==> flow/design.v (excerpt) <==
module FM_demodulator
          (
           clk,
           reset,
           clk_enable,
           inp_I,
           inp_Q,
           out_fm
          );
Size: about 150 flip-flops, roughly 94 I/O pins.
clock: 11.7 ns
lec_check: 0
abc_area: 1
cap_margin: 20
core_margin: 2
core_utilization: 72
cts_cluster_diameter: 338
cts_cluster_size: 99
slew_margin: 20
tns_end_percent: 10
run.sh (not shown) runs the stock make flow with config.mk's settings and CLKGATE_MAP_FILE=.
The baseline stopped in 5_1_grt.
Then changed:
Settings changed: ABC_AREA 1 to default, CORE_ASPECT_RATIO from default to 0.5, SETUP_SLACK_MARGIN from default to 2.56, TNS_END_PERCENT 10 to default.
Result: The new run finished but fails on negative setup slack; synthesized cell count went down by about 12%; die size goes down by 2.9%; synthesized area shrinks by 3.1%.
Then changed:
Settings changed: CORE_ASPECT_RATIO 0.5 to default, CORE_UTILIZATION 72 to 40, CTS_CLUSTER_DIAMETER 338 to default, CTS_CLUSTER_SIZE 99 to default, SETUP_SLACK_MARGIN 2.56 to default.
Clock period 11.7 ns to 23.5 ns, I/O delays scaled along.
Effect: With this change the flow went through all stages and came out clean; global-route usage is lower by 20 points; routed wire length is higher by 0.84%; first-iteration DRC count is lower by 21%; final area is lower by 8.2%.
Then changed:
Settings changed: CORE_UTILIZATION 40 to 66, CTS_CLUSTER_DIAMETER from default to 43, SETUP_SLACK_MARGIN from default to -1.32, TNS_END_PERCENT from default to 35.
Clock period 23.5 ns to 22.9 ns, I/O delays scaled along.
=>
- first-iteration DRC count went up by a little under a tenth
- design area went down slightly
- non-clock buffer count went up by 6
- worst hold slack is better by 0.0064 ns
- synthesized cell count stays the same
- worst setup slack is worse by 0.63 ns

* * *

Setup of run A:
FM_demodulator again, from the RTL that the note above started with.
Settings: LEC_CHECK=0, ABC_AREA=0, CAP_MARGIN=20, CORE_MARGIN=2, CORE_UTILIZATION=72, CTS_CLUSTER_DIAMETER=367, CTS_CLUSTER_SIZE=99, PLACE_DENSITY=0.38, SETUP_SLACK_MARGIN=2.96, SLEW_MARGIN=20; clock period 13.4 ns.
| run A | all stages done | FAIL | setup timing |
diff inputs: run A => run B
# run A
export LEC_CHECK = 0
export ABC_AREA = 0
export CAP_MARGIN = 20
export CORE_MARGIN = 2
export CORE_UTILIZATION = 72
export CTS_CLUSTER_DIAMETER = 367
export CTS_CLUSTER_SIZE = 99
export PLACE_DENSITY = 0.38
export SETUP_SLACK_MARGIN = 2.96
export SLEW_MARGIN = 20
create_clock -name core_clock -period 13.4 [get_ports {clk}]
# run B
export LEC_CHECK = 0
export ABC_AREA = 1
export CAP_MARGIN = 20
export CORE_ASPECT_RATIO = 0.5
export CORE_MARGIN = 2
export CORE_UTILIZATION = 72
export CTS_CLUSTER_DIAMETER = 367
export CTS_CLUSTER_SIZE = 99
export PLACE_DENSITY = 0.86
export SLEW_MARGIN = 20
export TNS_END_PERCENT = 5
create_clock -name core_clock -period 13.4 [get_ports {clk}]
Run B: full flow OK, the timing, design-rule and antenna checks passed. Diff run A -> run B: area growth from synthesis to layout fell by 3.4 points, die extent in y fell by about 28%, clock latency at the later pin of the worst-skew pair stayed essentially flat, setup slack of the critical path after layout rose by 1.81 ns. Run A and run B ended up with roughly the same final instance area. When the final numbers for run B and run A were put side by side, the count of fill cells added during filler insertion turned out to be greater in run B.
#### Input delta (run C over run B)
# run B
export LEC_CHECK = 0
export ABC_AREA = 1
export CAP_MARGIN = 20
export CORE_ASPECT_RATIO = 0.5
export CORE_MARGIN = 2
export CORE_UTILIZATION = 72
export CTS_CLUSTER_DIAMETER = 367
export CTS_CLUSTER_SIZE = 99
export PLACE_DENSITY = 0.86
export SLEW_MARGIN = 20
export TNS_END_PERCENT = 5
create_clock -name core_clock -period 13.4 [get_ports {clk}]
# run C
export LEC_CHECK = 0
export CAP_MARGIN = 20
export CORE_MARGIN = 2
export CORE_UTILIZATION = 26
export SLEW_MARGIN = 20
create_clock -name core_clock -period 21.1 [get_ports {clk}]
--- outcome ---
- Comparing run C and run B, the lower sequential share of layout area is on run B.
- The row count of run C is higher than that of run B.
- Between run C and run B, the clock-pin slew of the registers on the worst-case setup and hold paths figures differ only marginally.
- The post-synthesis compound-gate area fraction number comes out lower for run C vs run B.
- Looking at routed via count, run C sits below run B.
- Core utilization of the finished layout for run C: 51 points down relative to run B
- Max worst hold path stage count across run C and run B: run B
- Compared to run B, run C has wire length of the first global-routing pass about 15% lower.
- Run C completed every stage of the flow, and the final layout passed the timing, design-rule and antenna checks.
- Per the final summary, run B finished and its layout is clean on timing, DRC and antenna.
[inputs] run D vs run C
# run C
export LEC_CHECK = 0
export CAP_MARGIN = 20
export CORE_MARGIN = 2
export CORE_UTILIZATION = 26
export SLEW_MARGIN = 20
create_clock -name core_clock -period 21.1 [get_ports {clk}]
# run D
export LEC_CHECK = 0
export CAP_MARGIN = 20
export CORE_MARGIN = 3
export CORE_UTILIZATION = 40
export SETUP_SLACK_MARGIN = -1.69
export SLEW_MARGIN = 20
create_clock -name core_clock -period 25.0 [get_ports {clk}]
- The run with more routed wire is run D, not run C.
- | area share of buffers outside the clock network | run C vs run D | ≈ equal |
- The fraction of the cycle the final worst path needs of run D falls short of that of run C by 9.9 points.
- Diff run C -> run D: area taken by flip-flops and latches level; met2 wire length increased by about 2% relative to the old numbers.
- Run D vs run C: worst-case setup margin in the final layout up
- Changes observed in run D relative to run C: non-clock buffer count went down, clock buffer count from CTS decreased 8.

* * *

Starting RTL as in the previous note.
Settings: LEC_CHECK=0, ABC_AREA=0, CAP_MARGIN=10, CELL_PAD_IN_SITES_DETAIL_PLACEMENT=2, CELL_PAD_IN_SITES_GLOBAL_PLACEMENT=1, CORE_ASPECT_RATIO=0.74, CORE_MARGIN=7, CORE_UTILIZATION=36, CTS_CLUSTER_DIAMETER=151, CTS_CLUSTER_SIZE=49, GPL_ROUTABILITY_DRIVEN=0, GPL_TIMING_DRIVEN=1, HOLD_SLACK_MARGIN=0.04, MAX_ROUTING_LAYER=met4, MIN_ROUTING_LAYER=met2, PLACE_DENSITY_LB_ADDON=0.19, SETUP_SLACK_MARGIN=3.73, SLEW_MARGIN=30, TNS_END_PERCENT=90; clock period 12.9 ns.
The baseline finished with setup timing left.
Then changed:
ABC_AREA = 1   (was 0)
CAP_MARGIN = 20   (was 10)
CELL_PAD_IN_SITES_DETAIL_PLACEMENT = 0   (was 2)
CELL_PAD_IN_SITES_GLOBAL_PLACEMENT = 3   (was 1)
CORE_UTILIZATION = 46   (was 36)
CTS_CLUSTER_SIZE = 44   (was 49)
Effect:
- Now the flow did not get past 5_1_grt on GRT-0116
- synthesized cell count is higher by 14%
- die size is lower by 19%
- synthesized area is higher by 3.2%
Then changed:
CORE_UTILIZATION = 36   (was 46)
CTS_CLUSTER_SIZE = 49   (was 44)
=>
- The new run did not get past 5_1_grt with GRT-0116
- synthesized cell count does not change
- die area went up by 27%
- synthesized area stays the same
Then changed:
ABC_AREA = not set   (was 1)
CELL_PAD_IN_SITES_GLOBAL_PLACEMENT = not set   (was 3)
CORE_MARGIN = 2   (was 7)
CORE_UTILIZATION = 62   (was 36)
CTS_CLUSTER_SIZE = 100   (was 49)
GPL_ROUTABILITY_DRIVEN = not set   (was 0)
HOLD_SLACK_MARGIN = not set   (was 0.04)
MIN_ROUTING_LAYER = not set   (was met2)
PLACE_DENSITY_LB_ADDON = not set   (was 0.19)
SLEW_MARGIN = 10   (was 30)
TNS_END_PERCENT = 50   (was 90)
What happened: The new run finished but fails on setup timing. Area after synthesis falls by 3.1%. Die size drops by 46%. Synthesized cell count went down by 12%.

* * *

Setup of alpha:
FM_demodulator again, from the RTL that the note above started with.
make LEC_CHECK=0 CAP_MARGIN=20 CORE_ASPECT_RATIO=0.5 CORE_MARGIN=2 CORE_UTILIZATION=72 CTS_CLUSTER_DIAMETER=397 CTS_CLUSTER_SIZE=94 PLACE_DENSITY=0.42 SETUP_SLACK_MARGIN=2.69 SLEW_MARGIN=20 finish   # period 11.7 ns
The flow completed for alpha, but it is not clean: the layout still shows negative setup slack.
[inputs] beta vs alpha
Settings: CTS_CLUSTER_SIZE no longer set, was 94; SETUP_SLACK_MARGIN no longer set, was 2.69; CORE_UTILIZATION now 40, was 72; PLACE_DENSITY no longer set, was 0.42; CTS_CLUSTER_DIAMETER no longer set, was 397; CORE_ASPECT_RATIO no longer set, was 0.5; the clock period (ns, I/O delays scaled along) now 21.1, was 11.7.
==> results <==
beta: done, clean on timing, DRC and antenna. The run with more setup slack is beta; alpha has less. Summary — sequential share of layout area, beta relative to alpha: higher, by 0.38 points.
Inputs modified between beta and gamma:
Settings: CORE_UTILIZATION: 40 -> 72; CTS_CLUSTER_SIZE: unset -> 42; PLACE_DENSITY_LB_ADDON: unset -> 0.0; HOLD_SLACK_MARGIN: unset -> 0.29; the clock period (ns, I/O delays scaled along): 21.1 -> 12.7.
Notes after the runs:
- STATUS run=gamma STAGES=ALL_DONE FINAL_CHECKS=FAILED CAUSE=negative setup slack
- In gamma relative to beta, final cell count had gone down by a few percent.
- gamma vs beta, slack of the worst reg-to-reg path went down by 5.44 ns.
- Higher data required time of the worst path was reported by beta, not gamma.
Input changes introduced in delta (baseline for comparison: gamma):
Settings: CTS_CLUSTER_DIAMETER: unset -> 215; SETUP_SLACK_MARGIN: unset -> -0.54; HOLD_SLACK_MARGIN: 0.29 -> unset; CAP_MARGIN: 20 -> 15; PLACE_DENSITY_LB_ADDON: 0.0 -> unset; CTS_CLUSTER_SIZE: 42 -> 34.
Results
- Wire length sits lower in delta than in gamma.
- Side by side, final hold slack turned out higher in delta than in gamma.
- delta had finished all stages when the layout checks came back failing, citing negative setup slack.
- Sort delta and gamma by buffers inserted during post-CTS setup optimization desc -> top: delta
- From gamma to delta the numbers moved as follows: final standard cell utilization of the core was more or less identical, share of the cycle needed by the critical path after routing went up by 0.31 points, weighted congestion at the end of routability-driven global placement went up by 1.5%.
Inputs modified between delta and epsilon:
Settings: clearing CTS_CLUSTER_DIAMETER, which used to be 215; clearing CTS_CLUSTER_SIZE, which used to be 34; swapping 15 for 20 in CAP_MARGIN; swapping 72 for 65 in CORE_UTILIZATION; clearing SETUP_SLACK_MARGIN, which used to be -0.54; swapping 12.7 for 16.9 in the clock period (ns, I/O delays scaled along).
Notes after the runs:
The flip-flop and latch area was comparable across epsilon and delta. epsilon: done, clean on timing, DRC and antenna. | delta | all stages done | FAIL | negative setup slack |. Summary of the comparison: depth of the most critical reg-to-reg path is higher in epsilon, relative to delta. Post-route worst setup slack: epsilon better than delta. delta -> epsilon: post-synthesis cell count from yosys delta 0, exact match.

* * *

Setup of build 97:
The RTL this note starts from:
==> flow/design.v <==
`timescale 1 ns / 1 ns
module FM_demodulator
          (
           clk,
           reset,
           clk_enable,
           inp_I,
           inp_Q,
           out_fm
          );
  input   clk;
  input   reset;
  input   clk_enable;
  input   signed [38:0] inp_I;   
  input   signed [38:0] inp_Q;   
  output  [12:0] out_fm;   
  wire enb;
  reg signed [38:0] Delay1_out1;   
  reg signed [38:0] Delay2_out1;   
  reg signed [38:0] Delay4_out1;   
  wire signed [31:0] Sum4_sub_cast;   
  wire signed [31:0] Sum4_sub_cast_1;   
  wire signed [31:0] Sum4_sub_temp;   
  wire signed [29:0] Sum4_out1;   
  wire signed [68:0] Product_mul_temp;   
  wire signed [32:0] Product_out1;   
  reg signed [38:0] Delay3_out1;   
  wire signed [30:0] Sum3_sub_cast;   
  wire signed [30:0] Sum3_sub_cast_1;   
  wire signed [30:0] Sum3_sub_temp;   
  wire signed [28:0] Sum3_out1;   
  wire signed [67:0] Product2_mul_temp;   
  wire signed [32:0] Product2_out1;   
  wire signed [31:0] Sum5_sub_cast;   
  wire signed [31:0] Sum5_sub_cast_1;   
  wire signed [31:0] Sum5_sub_temp;   
  wire [12:0] OUTPUT_rsvd;   
  reg [12:0] OUTPUT_rsvdreg;
  assign enb = clk_enable;
  always @(posedge clk or posedge reset)
    begin : Delay1_process
      if (reset == 1'b1) begin
        Delay1_out1 <= 39'sh0000000000;
      end
      else begin
        if (enb) begin
          Delay1_out1 <= inp_I;
        end
      end
    end
  always @(posedge clk or posedge reset)
    begin : Delay2_process
      if (reset == 1'b1) begin
        Delay2_out1 <= 39'sh0000000000;
      end
      else begin
        if (enb) begin
          Delay2_out1 <= inp_Q;
        end
      end
    end
  always @(posedge clk or posedge reset)
    begin : Delay4_process
      if (reset == 1'b1) begin
        Delay4_out1 <= 39'sh0000000000;
      end
      else begin
        if (enb) begin
          Delay4_out1 <= Delay2_out1;
        end
      end
    end
  assign Sum4_sub_cast = inp_Q[38:7];
  assign Sum4_sub_cast_1 = Delay4_out1[38:7];
  assign Sum4_sub_temp = Sum4_sub_cast - Sum4_sub_cast_1;
  assign Sum4_out1 = Sum4_sub_temp[29:0];
  assign Product_mul_temp = Delay1_out1 * Sum4_out1;
  assign Product_out1 = Product_mul_temp[66:34];
  always @(posedge clk or posedge reset)
    begin : Delay3_process
      if (reset == 1'b1) begin
        Delay3_out1 <= 39'sh0000000000;
      end
      else begin
        if (enb) begin
          Delay3_out1 <= Delay1_out1;
        end
      end
    end
  assign Sum3_sub_cast = inp_I[38:8];
  assign Sum3_sub_cast_1 = Delay3_out1[38:8];
  assign Sum3_sub_temp = Sum3_sub_cast - Sum3_sub_cast_1;
  assign Sum3_out1 = Sum3_sub_temp[28:0];
  assign Product2_mul_temp = Sum3_out1 * Delay2_out1;
  assign Product2_out1 = Product2_mul_temp[65:33];
  assign Sum5_sub_cast = {Product_out1[32], Product_out1[32:2]};
  assign Sum5_sub_cast_1 = {Product2_out1[32], Product2_out1[32:2]};
  assign Sum5_sub_temp = Sum5_sub_cast - Sum5_sub_cast_1;
  assign OUTPUT_rsvd = Sum5_sub_temp[29:17];
always @(posedge clk)
    begin : OUTPUT_rsvdreg_process    
        if (enb) begin
          OUTPUT_rsvdreg <= OUTPUT_rsvd;
       end
    end
  assign out_fm = OUTPUT_rsvdreg;
endmodule   
==> flow/config.mk <==
export PLATFORM = sky130hd
export DESIGN_NAME = FM_demodulator
export DESIGN_NICKNAME = FM_demodulator
export VERILOG_FILES = /design/flow/design.v
export SDC_FILE = /design/flow/constraint.sdc
export NUM_CORES = 4
export LEC_CHECK = 0
export CAP_MARGIN = 20
export CORE_MARGIN = 2
export CORE_UTILIZATION = 72
export CTS_CLUSTER_DIAMETER = 397
export PLACE_DENSITY = 0.42
export SLEW_MARGIN = 20
==> flow/constraint.sdc <==
create_clock -name core_clock -period 11.7 [get_ports {clk}]
set_input_delay 2.3400 -clock core_clock [delete_from_list [all_inputs] [get_ports {clk}]]
set_output_delay 2.3400 -clock core_clock [all_outputs]
set_load 0.01 [all_outputs]
The flow completed for build 97, but it is not clean: the layout still shows negative setup slack.
Input changes introduced in build 15 (baseline for comparison: build 97):
# build 97
export LEC_CHECK = 0
export CAP_MARGIN = 20
export CORE_MARGIN = 2
export CORE_UTILIZATION = 72
export CTS_CLUSTER_DIAMETER = 397
export PLACE_DENSITY = 0.42
export SLEW_MARGIN = 20
create_clock -name core_clock -period 11.7 [get_ports {clk}]
# build 15
export LEC_CHECK = 0
export ABC_AREA = 1
export CAP_MARGIN = 20
export CORE_MARGIN = 2
export CORE_UTILIZATION = 63
export PLACE_DENSITY = 0.38
export SLEW_MARGIN = 20
create_clock -name core_clock -period 13.4 [get_ports {clk}]
Notes after the runs:
- Build 15 has completed all stages; timing, DRC and antenna checks passed.
- Build 15: width of the die 29 um above build 97
- Build 15 ends up with lower transition time at the pin with the least slew margin than build 97 does.
- Measured against each other, build 97 and build 15 differ in area after synthesis, the lower figure coming from build 97.
- Diff build 97 -> build 15: via count of the first global-routing pass now sits higher, hold slack dropped 0.030 ns.
- Compared to build 97, the router laid down more metal wire for build 15.
- Higher global routing met3 resource utilization goes to build 15 over build 97.
- Multi-input logic area: build 15 lower than build 97
> inputs changed (build 15 -> build 34)
# build 15
export LEC_CHECK = 0
export ABC_AREA = 1
export CAP_MARGIN = 20
export CORE_MARGIN = 2
export CORE_UTILIZATION = 63
export PLACE_DENSITY = 0.38
export SLEW_MARGIN = 20
create_clock -name core_clock -period 13.4 [get_ports {clk}]
# build 34
export LEC_CHECK = 0
export CAP_MARGIN = 20
export CORE_MARGIN = 2
export CORE_UTILIZATION = 40
export SLEW_MARGIN = 20
create_clock -name core_clock -period 25.0 [get_ports {clk}]
--- outcome ---
Total wirelength of the detailed-routed design (build 34 over build 15): decrease, 43000 um. Delta (build 34 minus build 15): critical path depth went up 7, synthesized chip area reported by yosys moved down.
What build 67 does differently from build 34 at the input level:
# build 34
export LEC_CHECK = 0
export CAP_MARGIN = 20
export CORE_MARGIN = 2
export CORE_UTILIZATION = 40
export SLEW_MARGIN = 20
create_clock -name core_clock -period 25.0 [get_ports {clk}]
# build 67
export LEC_CHECK = 0
export CAP_MARGIN = 20
export CELL_PAD_IN_SITES_DETAIL_PLACEMENT = 2
export CELL_PAD_IN_SITES_GLOBAL_PLACEMENT = 2
export CORE_ASPECT_RATIO = 0.63
export CORE_MARGIN = 3
export CORE_UTILIZATION = 40
export CTS_CLUSTER_SIZE = 69
export GPL_ROUTABILITY_DRIVEN = 0
export GPL_TIMING_DRIVEN = 0
export SETUP_SLACK_MARGIN = -1.69
export SLEW_MARGIN = 20
create_clock -name core_clock -period 25.0 [get_ports {clk}]
- On build 67: non-clock buffer count is about 170% higher than what build 34 gave.
- Hold slack: build 67 higher than build 34
- Build 67: done, clean on timing, DRC and antenna
